==> flow/design.v <==
`timescale 1ns/1ps
module fir(
	input			clk_100k,
	input			rst_n,
	input 	signed [8:0]	samp_in,
	output 	signed [8:0]	fir_out	
);
wire	signed [15:0]	b[0:20];
reg	signed [8:0]	samp[0:20]; 
wire signed [24:0]	mult[0:20];
wire signed [33:0]	sum;
assign b[0] = 16'h0312;
assign b[1] = 16'h03F8;
assign b[2] = 16'h0694;
assign b[3] = 16'h0AAD;
assign b[4] = 16'h0FE6;
assign b[5] = 16'h15BC;
assign b[6] = 16'h1B9F;
assign b[7] = 16'h20F9;
assign b[8] = 16'h2539;
assign b[9] = 16'h27F6;
assign b[10] = 16'h28E9;
assign b[11] = 16'h27F6;
assign b[12] = 16'h2539;
assign b[13] = 16'h20F9;
assign b[14] = 16'h1B9F;
assign b[15] = 16'h15BC;
assign b[16] = 16'h0FE6;
assign b[17] = 16'h0AAD;
assign b[18] = 16'h0694;
assign b[19] = 16'h03F8;
assign b[20] = 16'h0312;
integer i;
always @(posedge clk_100k or negedge rst_n) begin
	if(!rst_n) begin
		for(i=20;i>=0;i=i-1)begin
			samp[i] <= 0;
		end
	end
	else begin  
		for(i=20;i>0;i=i-1)begin
			samp[i] <= samp[i-1];
		end
		samp[0] <= samp_in;
	end
end
genvar j;
for(j=0;j<=20;j=j+1)begin
	assign mult[j] = $signed(samp[j])*$signed(b[j]);
end
assign sum = mult[0]+mult[1]+mult[2]+mult[3]+mult[4]+mult[5]+mult[6]+mult[7]+mult[8]+mult[9]+mult[10]+mult[11]+mult[12]+mult[13]+mult[14]+mult[15]+mult[16]+mult[17]+mult[18]+mult[19]+mult[20];
assign fir_out = sum[24:16];
endmodule
Settings: LEC_CHECK=0, ABC_AREA=1, CAP_MARGIN=20, CELL_PAD_IN_SITES_DETAIL_PLACEMENT=0, CELL_PAD_IN_SITES_GLOBAL_PLACEMENT=3, CORE_ASPECT_RATIO=0.71, CORE_MARGIN=10, CORE_UTILIZATION=69, CTS_CLUSTER_SIZE=81, PLACE_DENSITY=0.83, SLEW_MARGIN=5, TNS_END_PERCENT=35; clock period 23.9 ns.
run.sh (not shown) runs the stock make flow with config.mk's settings and CLKGATE_MAP_FILE=.
The baseline ended with an error in global placement without I/O with GPL-0301.
Next try:
Settings changed: ABC_AREA 1 to default, CELL_PAD_IN_SITES_DETAIL_PLACEMENT 0 to default, CELL_PAD_IN_SITES_GLOBAL_PLACEMENT 3 to default, CORE_ASPECT_RATIO 0.71 to default, CORE_MARGIN 10 to 2, CORE_UTILIZATION 69 to 40, CTS_CLUSTER_SIZE 81 to default, PLACE_DENSITY 0.83 to default, SLEW_MARGIN 5 to 20, TNS_END_PERCENT 35 to default.
Clock period 23.9 ns to 16.0 ns, I/O delays scaled along.
This time the run completed with no timing, DRC or antenna violations.
Area after synthesis is lower by about 1.7%.
Die area is higher by 51%.
Synthesized cell count is lower by about 8%.

========
wip/ember:
Starts from the design.v that is shown in full above.
clock: 10.1 ns
lec_check: 0
cap_margin: 0
cell_pad_in_sites_detail_placement: 1
cell_pad_in_sites_global_placement: 2
core_aspect_ratio: 0.6
core_margin: 8
core_utilization: 72
cts_cluster_diameter: 52
cts_cluster_size: 87
gpl_routability_driven: 1
max_routing_layer: met4
min_routing_layer: met2
place_density_lb_addon: 0.21
slew_margin: 20
tns_end_percent: 35
wip/ember: it failed with a tool error in 3_1_place_gp_skip_io, so there are no final results.
#### Input delta (wip/xenon over wip/ember)
==> flow/config.mk <==
export PLATFORM = sky130hd
export DESIGN_NAME = fir
export DESIGN_NICKNAME = fir
export VERILOG_FILES = /design/flow/design.v
export SDC_FILE = /design/flow/constraint.sdc
export NUM_CORES = 4
export LEC_CHECK = 0
export ABC_AREA = 1
export CAP_MARGIN = 5
export CORE_MARGIN = 2
export CORE_UTILIZATION = 72
export CTS_CLUSTER_DIAMETER = 223
export MAX_ROUTING_LAYER = met4
export PLACE_DENSITY = 0.35
export SETUP_SLACK_MARGIN = 2.63
export SLEW_MARGIN = 20
==> flow/constraint.sdc <==
create_clock -name core_clock -period 9.16 [get_ports {clk_100k}]
set_input_delay 1.8320 -clock core_clock [delete_from_list [all_inputs] [get_ports {clk_100k}]]
set_output_delay 1.8320 -clock core_clock [all_outputs]
set_load 0.01 [all_outputs]
Findings:
- wip/xenon and wip/ember: no clean run
- The number of nets at floorplan of wip/xenon is higher than that of wip/ember.
- Effective utilization at floorplan ended up 0.29 points higher on wip/xenon than on wip/ember.
- Die span in y: lower on wip/ember
- Measured against each other, wip/xenon and wip/ember differ in total core area, the higher figure coming from wip/xenon.
- [compare] base=wip/ember new=wip/xenon: mux cell area share after synthesis ~0 delta, die area decreased by 0.0057 mm^2 relative to the old numbers, chip area line of the yosys report rose 940 um^2.
- Cell count in the Yosys report: wip/xenon higher than wip/ember
- Lower area after synthesis goes to wip/ember over wip/xenon.
What wip/onyx does differently from wip/xenon at the input level:
==> flow/config.mk <==
export PLATFORM = sky130hd
export DESIGN_NAME = fir
export DESIGN_NICKNAME = fir
export VERILOG_FILES = /design/flow/design.v
export SDC_FILE = /design/flow/constraint.sdc
export NUM_CORES = 4
export LEC_CHECK = 0
export CAP_MARGIN = 15
export CORE_MARGIN = 2
export CORE_UTILIZATION = 72
export SETUP_SLACK_MARGIN = -0.94
export SLEW_MARGIN = 20
==> flow/constraint.sdc <==
create_clock -name core_clock -period 13.4 [get_ports {clk_100k}]
set_input_delay 2.6800 -clock core_clock [delete_from_list [all_inputs] [get_ports {clk_100k}]]
set_output_delay 2.6800 -clock core_clock [all_outputs]
set_load 0.01 [all_outputs]
## What came out
None of the runs wip/xenon and wip/onyx ends with a clean layout. wip/xenon finished every stage; the final checks, however, were not passed, the failures being setup timing. wip/onyx -> stages 100% | layout checks FAIL | setup timing. Cmp wip/xenon and wip/onyx / synthesized instance count / lower: wip/onyx. NOTE: depth of the worst register-to-register path in wip/onyx falls short of that of wip/xenon. Setup slack was lower in wip/xenon than in wip/onyx.
Modified inputs, wip/willow compared to wip/onyx
diff --git a/flow/config.mk b/flow/config.mk
--- a/flow/config.mk
+++ b/flow/config.mk
@@ -6,7 +6,9 @@
 export NUM_CORES = 4
 export LEC_CHECK = 0
+export ABC_AREA = 1
 export CAP_MARGIN = 15
 export CORE_MARGIN = 2
 export CORE_UTILIZATION = 72
-export SETUP_SLACK_MARGIN = -0.94
+export CTS_CLUSTER_DIAMETER = 221
+export SETUP_SLACK_MARGIN = 1.1
 export SLEW_MARGIN = 20
## What came out
Of wip/onyx and wip/willow, not a single run came through the flow clean. wip/onyx completed end to end; final checks failed (setup timing). wip/willow vs wip/onyx: width of the die up in wip/willow. Global-route wire length before repair, wip/onyx and wip/willow: lower on wip/onyx. Relative to wip/onyx, the chip area in the Yosys report of wip/willow is higher by 1.8%. Non-clock buffer contribution to total cell area (lower): wip/willow. Number of detailed-routing iterations run before antenna repair ends up lower on wip/onyx. wip/willow has more setup slack than wip/onyx. Diff wip/onyx -> wip/willow | area added between synthesis and finish | increase of 0.21 points.
What wip/raven does differently from wip/willow at the input level:
==> flow/config.mk <==
export PLATFORM = sky130hd
export DESIGN_NAME = fir
export DESIGN_NICKNAME = fir
export VERILOG_FILES = /design/flow/design.v
export SDC_FILE = /design/flow/constraint.sdc
export NUM_CORES = 4
export LEC_CHECK = 0
export CAP_MARGIN = 20
export CORE_MARGIN = 2
export CORE_UTILIZATION = 66
export SETUP_SLACK_MARGIN = 3.56
export SLEW_MARGIN = 20
==> results <==
wip/raven had finished all stages when the layout checks came back failing, citing setup timing. wip/willow finished all stages; however, its layout fails the closing checks, the failures being setup timing. Looking only at met3 usage in global routing, and setting everything else aside, the higher value of wip/willow and wip/raven goes to wip/willow. Compared with wip/willow, in wip/raven cell row count has increased, cell area after layout -about 1.8%, overall via count from detail_route now sits lower, multi-input combinational area share about even.
